run A:
Design atan, start of the top module:
module atan
(
    input                       clk         ,
    input                       rst_n       ,
    input                       trig        ,
    output                      vld         ,
    input       signed  [16:0]  para_in     ,
    output  reg signed  [11:0]  atany            
);
==> flow/config.mk <==
export PLATFORM = sky130hd
export DESIGN_NAME = atan
export DESIGN_NICKNAME = atan
export VERILOG_FILES = /design/flow/design.v
export SDC_FILE = /design/flow/constraint.sdc
export NUM_CORES = 4
export LEC_CHECK = 0
export CAP_MARGIN = 20
export CORE_MARGIN = 2
export CORE_UTILIZATION = 40
export SLEW_MARGIN = 20
==> flow/constraint.sdc <==
create_clock -name core_clock -period 5.7 [get_ports {clk}]
set_input_delay 1.1400 -clock core_clock [delete_from_list [all_inputs] [get_ports {clk}]]
set_output_delay 1.1400 -clock core_clock [all_outputs]
set_load 0.01 [all_outputs]
run.sh (not shown) runs the stock make flow with config.mk's settings and CLKGATE_MAP_FILE=.
For run B, these inputs were changed with respect to run A:
# run A
export LEC_CHECK = 0
export CAP_MARGIN = 20
export CORE_MARGIN = 2
export CORE_UTILIZATION = 40
export SLEW_MARGIN = 20
create_clock -name core_clock -period 5.7 [get_ports {clk}]
# run B
export LEC_CHECK = 0
export ABC_AREA = 1
export CAP_MARGIN = 20
export CORE_MARGIN = 2
export CORE_UTILIZATION = 66
export CTS_CLUSTER_DIAMETER = 382
export PLACE_DENSITY = 0.35
export SETUP_SLACK_MARGIN = 1.15
export SLEW_MARGIN = 20
create_clock -name core_clock -period 5.16 [get_ports {clk}]
--- outcome ---
- [run B vs run A] xor and xnor fraction of the mapped netlist area: lower in run B
- met1 wire length went down by a few percent going from run A to run B.
- Summary of run B over run A: number of combinational gates with multiple inputs went up by 24%; post-synth area from yosys stat went up by about 4%; worst setup slack went up by 0.44 ns; time the final worst path needs with I/O delays and setup went down by 0.98 ns.
- Run B | stages: all done | timing, DRC, antenna: all pass
- Detailed-route wire length delta for run B relative to run A: about 20% higher
Edits applied to the flow inputs when going from run B to run C:
# run B
export LEC_CHECK = 0
export ABC_AREA = 1
export CAP_MARGIN = 20
export CORE_MARGIN = 2
export CORE_UTILIZATION = 66
export CTS_CLUSTER_DIAMETER = 382
export PLACE_DENSITY = 0.35
export SETUP_SLACK_MARGIN = 1.15
export SLEW_MARGIN = 20
create_clock -name core_clock -period 5.16 [get_ports {clk}]
# run C
export LEC_CHECK = 0
export CAP_MARGIN = 20
export CORE_MARGIN = 2
export CORE_UTILIZATION = 66
export PLACE_DENSITY = 0.35
export SLEW_MARGIN = 20
create_clock -name core_clock -period 5.16 [get_ports {clk}]
### Flow results
Lower area added between synthesis and finish goes to run C over run B. The clock period minus worst slack reported for run C is greater than that of run B by 0.68 ns. Gate count after technology mapping in run C vs run B: down 425. NOTE: global-route track usage on met2 in run C falls short of that of run B. The capturing instance or port of the critical path comes out x2[17] in one run and x2[19] in the other, namely in run B and run C respectively. Run B ended up with cnt[3] as its launching instance or port of the critical path; run C ended up with y2[10]. Run B ended up with sky130_fd_sc_hd__dfrtp_2 as its standard cell with the maximum stage delay on the critical path; run C ended up with sky130_fd_sc_hd__o21ai_0. Hold slack: run C and run B compared, lower one is run C.
[inputs] run D vs run C
# run C
export LEC_CHECK = 0
export CAP_MARGIN = 20
export CORE_MARGIN = 2
export CORE_UTILIZATION = 66
export PLACE_DENSITY = 0.35
export SLEW_MARGIN = 20
create_clock -name core_clock -period 5.16 [get_ports {clk}]
# run D
export LEC_CHECK = 0
export CAP_MARGIN = 20
export CORE_MARGIN = 2
export CORE_UTILIZATION = 68
export SLEW_MARGIN = 20
create_clock -name core_clock -period 8.24 [get_ports {clk}]
==> results <==
- Run D: buffer and inverter count on the worst path higher than run C
- Diff run C -> run D: clock network area share rose 0.32 points.
- Having completed the whole flow, run D delivered a layout that passed the timing, design-rule and antenna checks.
- Run C → run D: final core area utilization went down 0.92 points, critical path data required time rose by 3.05 ns.
> inputs changed (run D -> run E)
# run D
export LEC_CHECK = 0
export CAP_MARGIN = 20
export CORE_MARGIN = 2
export CORE_UTILIZATION = 68
export SLEW_MARGIN = 20
create_clock -name core_clock -period 8.24 [get_ports {clk}]
# run E
export LEC_CHECK = 0
export ABC_AREA = 1
export CAP_MARGIN = 20
export CORE_MARGIN = 2
export CORE_UTILIZATION = 72
export CTS_CLUSTER_DIAMETER = 41
export PLACE_DENSITY_LB_ADDON = 0.21
export SLEW_MARGIN = 20
create_clock -name core_clock -period 4.84 [get_ports {clk}]
[summary]
Relative to run D, synthesized cell count has increased by 425 in run E.
Side by side, cell area turned out higher in run E than in run D.
The logic gate fraction of the total cell area of run E is lower than that of run D.
#### Input delta (run F over run E)
# run E
export LEC_CHECK = 0
export ABC_AREA = 1
export CAP_MARGIN = 20
export CORE_MARGIN = 2
export CORE_UTILIZATION = 72
export CTS_CLUSTER_DIAMETER = 41
export PLACE_DENSITY_LB_ADDON = 0.21
export SLEW_MARGIN = 20
create_clock -name core_clock -period 4.84 [get_ports {clk}]
# run F
export LEC_CHECK = 0
export CAP_MARGIN = 20
export CORE_MARGIN = 2
export CORE_UTILIZATION = 40
export SLEW_MARGIN = 20
create_clock -name core_clock -period 6.0 [get_ports {clk}]
--- outcome ---
Run F: PASS, flow complete, no timing, DRC or antenna violations. Run F vs run E, instance count: run F lower. On area occupied by registers, run E and run F are basically level. When run F is measured against run E, its number of inverters outside the clock class in the layout turns out 161 lower. The lower first-pass GRT wire length of run E and run F is in run F. Run F vs run E: cell count listed in synth_stat.txt down by more than 10%.

========
## job 8607
atan again, from the RTL that the note above started with.
// atan
module atan
(
    input                       clk         ,
    input                       rst_n       ,
    input                       trig        ,
    output                      vld         ,
    input       signed  [16:0]  para_in     ,
    output  reg signed  [11:0]  atany            
);
clock: 6.0 ns
lec_check: 0
abc_area: 1
cap_margin: 20
core_margin: 2
core_utilization: 40
cts_cluster_diameter: 208
cts_cluster_size: 99
gpl_routability_driven: 0
place_density_lb_addon: 0.3
slew_margin: 20
tns_end_percent: 20
Input-level comparison between job 7817 and job 8607:
# job 8607
export LEC_CHECK = 0
export ABC_AREA = 1
export CAP_MARGIN = 20
export CORE_MARGIN = 2
export CORE_UTILIZATION = 40
export CTS_CLUSTER_DIAMETER = 208
export CTS_CLUSTER_SIZE = 99
export GPL_ROUTABILITY_DRIVEN = 0
export PLACE_DENSITY_LB_ADDON = 0.3
export SLEW_MARGIN = 20
export TNS_END_PERCENT = 20
create_clock -name core_clock -period 6.0 [get_ports {clk}]
# job 7817
export LEC_CHECK = 0
export ABC_AREA = 1
export CAP_MARGIN = 20
export CORE_MARGIN = 2
export CORE_UTILIZATION = 70
export CTS_CLUSTER_DIAMETER = 371
export SLEW_MARGIN = 20
create_clock -name core_clock -period 2.82 [get_ports {clk}]
--- outcome ---
4_1_cts: job 7817 exited with error
Job 8607 | stages: all done | timing, DRC, antenna: all pass
Reported for job 7817 and job 8607, synthesized instance count turned out identical to the last digit.
Changes observed in job 7817 relative to job 8607: die span in y went down, number of instances in the placed design went up.
Comparing core area for job 7817 and job 8607, the bigger number came from job 8607.
Going from job 8607 to job 7817, full die area shrank by more than a quarter.
Going from job 8607 to job 7817, total placed instance area grew by more than a quarter.

========
Starting RTL as in the previous note.
Settings: LEC_CHECK=0, ABC_AREA=1, CAP_MARGIN=40, CORE_ASPECT_RATIO=1.66, CORE_MARGIN=3, CORE_UTILIZATION=70, CTS_CLUSTER_DIAMETER=261, CTS_CLUSTER_SIZE=73, GPL_TIMING_DRIVEN=0, HOLD_SLACK_MARGIN=0.24, PLACE_DENSITY=0.73, SETUP_SLACK_MARGIN=1.08, SLEW_MARGIN=20; clock period 9.13 ns.
The first run never finished: it broke off in global routing (5_1_grt) (GRT-0116).
Rerun with:
ABC_AREA = unset   (was 1)
CAP_MARGIN = 0   (was 40)
CORE_ASPECT_RATIO = unset   (was 1.66)
CORE_UTILIZATION = 58   (was 70)
GPL_TIMING_DRIVEN = unset   (was 0)
HOLD_SLACK_MARGIN = unset   (was 0.24)
Result:
- Now the flow finished clean
- area after synthesis decreases by 4.0%
- synthesized cell count decreases by 23%
- die area rose by 15%
Rerun with:
ABC_AREA = 1   (was unset)
CAP_MARGIN = 20   (was 0)
CORE_MARGIN = 2   (was 3)
CORE_UTILIZATION = 72   (was 58)
CTS_CLUSTER_DIAMETER = 57   (was 261)
CTS_CLUSTER_SIZE = 49   (was 73)
SETUP_SLACK_MARGIN = -0.18   (was 1.08)
clock period = 3.14 ns   (was 9.13 ns; I/O delays follow)
After rerunning: The new run ended with an error in detailed placement (3_5_place_dp) on DPL-0033; synthesized cell count is higher by 31%; area after synthesis is higher by 4.2%; die area is lower by 18%.
Rerun with:
CORE_UTILIZATION = 68   (was 72)
CTS_CLUSTER_DIAMETER = unset   (was 57)
CTS_CLUSTER_SIZE = unset   (was 49)
PLACE_DENSITY = unset   (was 0.73)
SETUP_SLACK_MARGIN = unset   (was -0.18)
TNS_END_PERCENT = 15   (was unset)
clock period = 4.83 ns   (was 3.14 ns; I/O delays follow)
This time the run completed with no timing, DRC or antenna violations.
Synthesized cell count stays the same.
Die area rose by 5.7%.
Synthesized area is unchanged.
Rerun with:
ABC_AREA = unset   (was 1)
CORE_UTILIZATION = 58   (was 68)
SETUP_SLACK_MARGIN = 1.19   (was unset)
TNS_END_PERCENT = unset   (was 15)
clock period = 4.08 ns   (was 4.83 ns; I/O delays follow)
With this change the flow stopped in global routing (5_1_grt) on GRT-0232.
Area after synthesis drops by a few percent.
Die size climbs by roughly a tenth.
Synthesized cell count drops by a quarter to a third.

========
atan again, from the RTL that the note above started with.
==> flow/config.mk <==
export PLATFORM = sky130hd
export DESIGN_NAME = atan
export DESIGN_NICKNAME = atan
export VERILOG_FILES = /design/flow/design.v
export SDC_FILE = /design/flow/constraint.sdc
export NUM_CORES = 4
export LEC_CHECK = 0
export ABC_AREA = 0
export CAP_MARGIN = 20
export CORE_ASPECT_RATIO = 0.5
export CORE_MARGIN = 2
export CORE_UTILIZATION = 40
export CTS_CLUSTER_DIAMETER = 208
export CTS_CLUSTER_SIZE = 99
export GPL_ROUTABILITY_DRIVEN = 0
export HOLD_SLACK_MARGIN = -0.07
export PLACE_DENSITY_LB_ADDON = 0.3
export SLEW_MARGIN = 20
export TNS_END_PERCENT = 20
==> flow/constraint.sdc <==
create_clock -name core_clock -period 6.0 [get_ports {clk}]
set_input_delay 1.2000 -clock core_clock [delete_from_list [all_inputs] [get_ports {clk}]]
set_output_delay 1.2000 -clock core_clock [all_outputs]
set_load 0.01 [all_outputs]
==> next run, changes <==
==> flow/config.mk (replaced) <==
export PLATFORM = sky130hd
export DESIGN_NAME = atan
export DESIGN_NICKNAME = atan
export VERILOG_FILES = /design/flow/design.v
export SDC_FILE = /design/flow/constraint.sdc
export NUM_CORES = 4
export LEC_CHECK = 0
export CAP_MARGIN = 20
export CORE_MARGIN = 2
export CORE_UTILIZATION = 57
export SLEW_MARGIN = 20
==> flow/constraint.sdc (replaced) <==
create_clock -name core_clock -period 5.7 [get_ports {clk}]
set_input_delay 1.1400 -clock core_clock [delete_from_list [all_inputs] [get_ports {clk}]]
set_output_delay 1.1400 -clock core_clock [all_outputs]
set_load 0.01 [all_outputs]
The new run produced a clean layout.
Routed wire length fell by 1.3%.
Final area is lower by 0.64%.
==> next run, changes <==
--- a/flow/config.mk
+++ b/flow/config.mk
@@ -8,4 +8,5 @@
 export CAP_MARGIN = 20
 export CORE_MARGIN = 2
-export CORE_UTILIZATION = 57
+export CORE_UTILIZATION = 68
+export SETUP_SLACK_MARGIN = 1.28
 export SLEW_MARGIN = 20
==> flow/constraint.sdc (replaced) <==
create_clock -name core_clock -period 4.48 [get_ports {clk}]
set_input_delay 0.8960 -clock core_clock [delete_from_list [all_inputs] [get_ports {clk}]]
set_output_delay 0.8960 -clock core_clock [all_outputs]
set_load 0.01 [all_outputs]
This time the run stopped in 5_1_grt.
Synthesized area is unchanged.
Synthesized cell count stays the same.
Die size fell by about 16%.
==> next run, changes <==
--- a/flow/config.mk
+++ b/flow/config.mk
@@ -6,7 +6,7 @@
 export NUM_CORES = 4
 export LEC_CHECK = 0
-export CAP_MARGIN = 20
+export CAP_MARGIN = 5
+export CELL_PAD_IN_SITES_GLOBAL_PLACEMENT = 2
 export CORE_MARGIN = 2
-export CORE_UTILIZATION = 68
-export SETUP_SLACK_MARGIN = 1.28
+export CORE_UTILIZATION = 39
 export SLEW_MARGIN = 20
==> flow/constraint.sdc (replaced) <==
create_clock -name core_clock -period 6.0 [get_ports {clk}]
set_input_delay 1.2000 -clock core_clock [delete_from_list [all_inputs] [get_ports {clk}]]
set_output_delay 1.2000 -clock core_clock [all_outputs]
set_load 0.01 [all_outputs]
After rerunning: The new run went through all stages and came out clean. Synthesized cell count stays the same. Synthesized area does not change. Die area went up by well over a third.
==> next run, changes <==
--- a/flow/config.mk
+++ b/flow/config.mk
@@ -6,7 +6,13 @@
 export NUM_CORES = 4
 export LEC_CHECK = 0
-export CAP_MARGIN = 5
-export CELL_PAD_IN_SITES_GLOBAL_PLACEMENT = 2
+export ABC_AREA = 0
+export CAP_MARGIN = 20
 export CORE_MARGIN = 2
-export CORE_UTILIZATION = 39
+export CORE_UTILIZATION = 40
+export CTS_CLUSTER_DIAMETER = 210
+export CTS_CLUSTER_SIZE = 99
+export GPL_ROUTABILITY_DRIVEN = 0
+export HOLD_SLACK_MARGIN = -0.09
+export SETUP_SLACK_MARGIN = -0.29
 export SLEW_MARGIN = 20
+export TNS_END_PERCENT = 15
Outcome: The new run produced a clean layout; non-clock buffer count is lower by 6; setup slack got worse by 0.25 ns; routed wire length is lower by 11%.
==> next run, changes <==
--- a/flow/config.mk
+++ b/flow/config.mk
@@ -9,10 +9,10 @@
 export CAP_MARGIN = 20
 export CORE_MARGIN = 2
-export CORE_UTILIZATION = 40
-export CTS_CLUSTER_DIAMETER = 210
+export CORE_UTILIZATION = 65
+export CTS_CLUSTER_DIAMETER = 208
 export CTS_CLUSTER_SIZE = 99
 export GPL_ROUTABILITY_DRIVEN = 0
-export HOLD_SLACK_MARGIN = -0.09
-export SETUP_SLACK_MARGIN = -0.29
+export HOLD_SLACK_MARGIN = -0.1
+export PLACE_DENSITY_LB_ADDON = 0.3
 export SLEW_MARGIN = 20
-export TNS_END_PERCENT = 15
+export TNS_END_PERCENT = 20
What happened: The changed run ran to the end with no violations. Non-clock buffer count drops by 9. Design area went down by about 2%. Setup slack improved by 0.27 ns. Maximum frequency is higher by about 5%. Register-to-register slack is better by 0.27 ns. Via count came out higher by 1.6%. Core utilization increases by 27 points. Sequential share of layout area went up by 0.28 points.
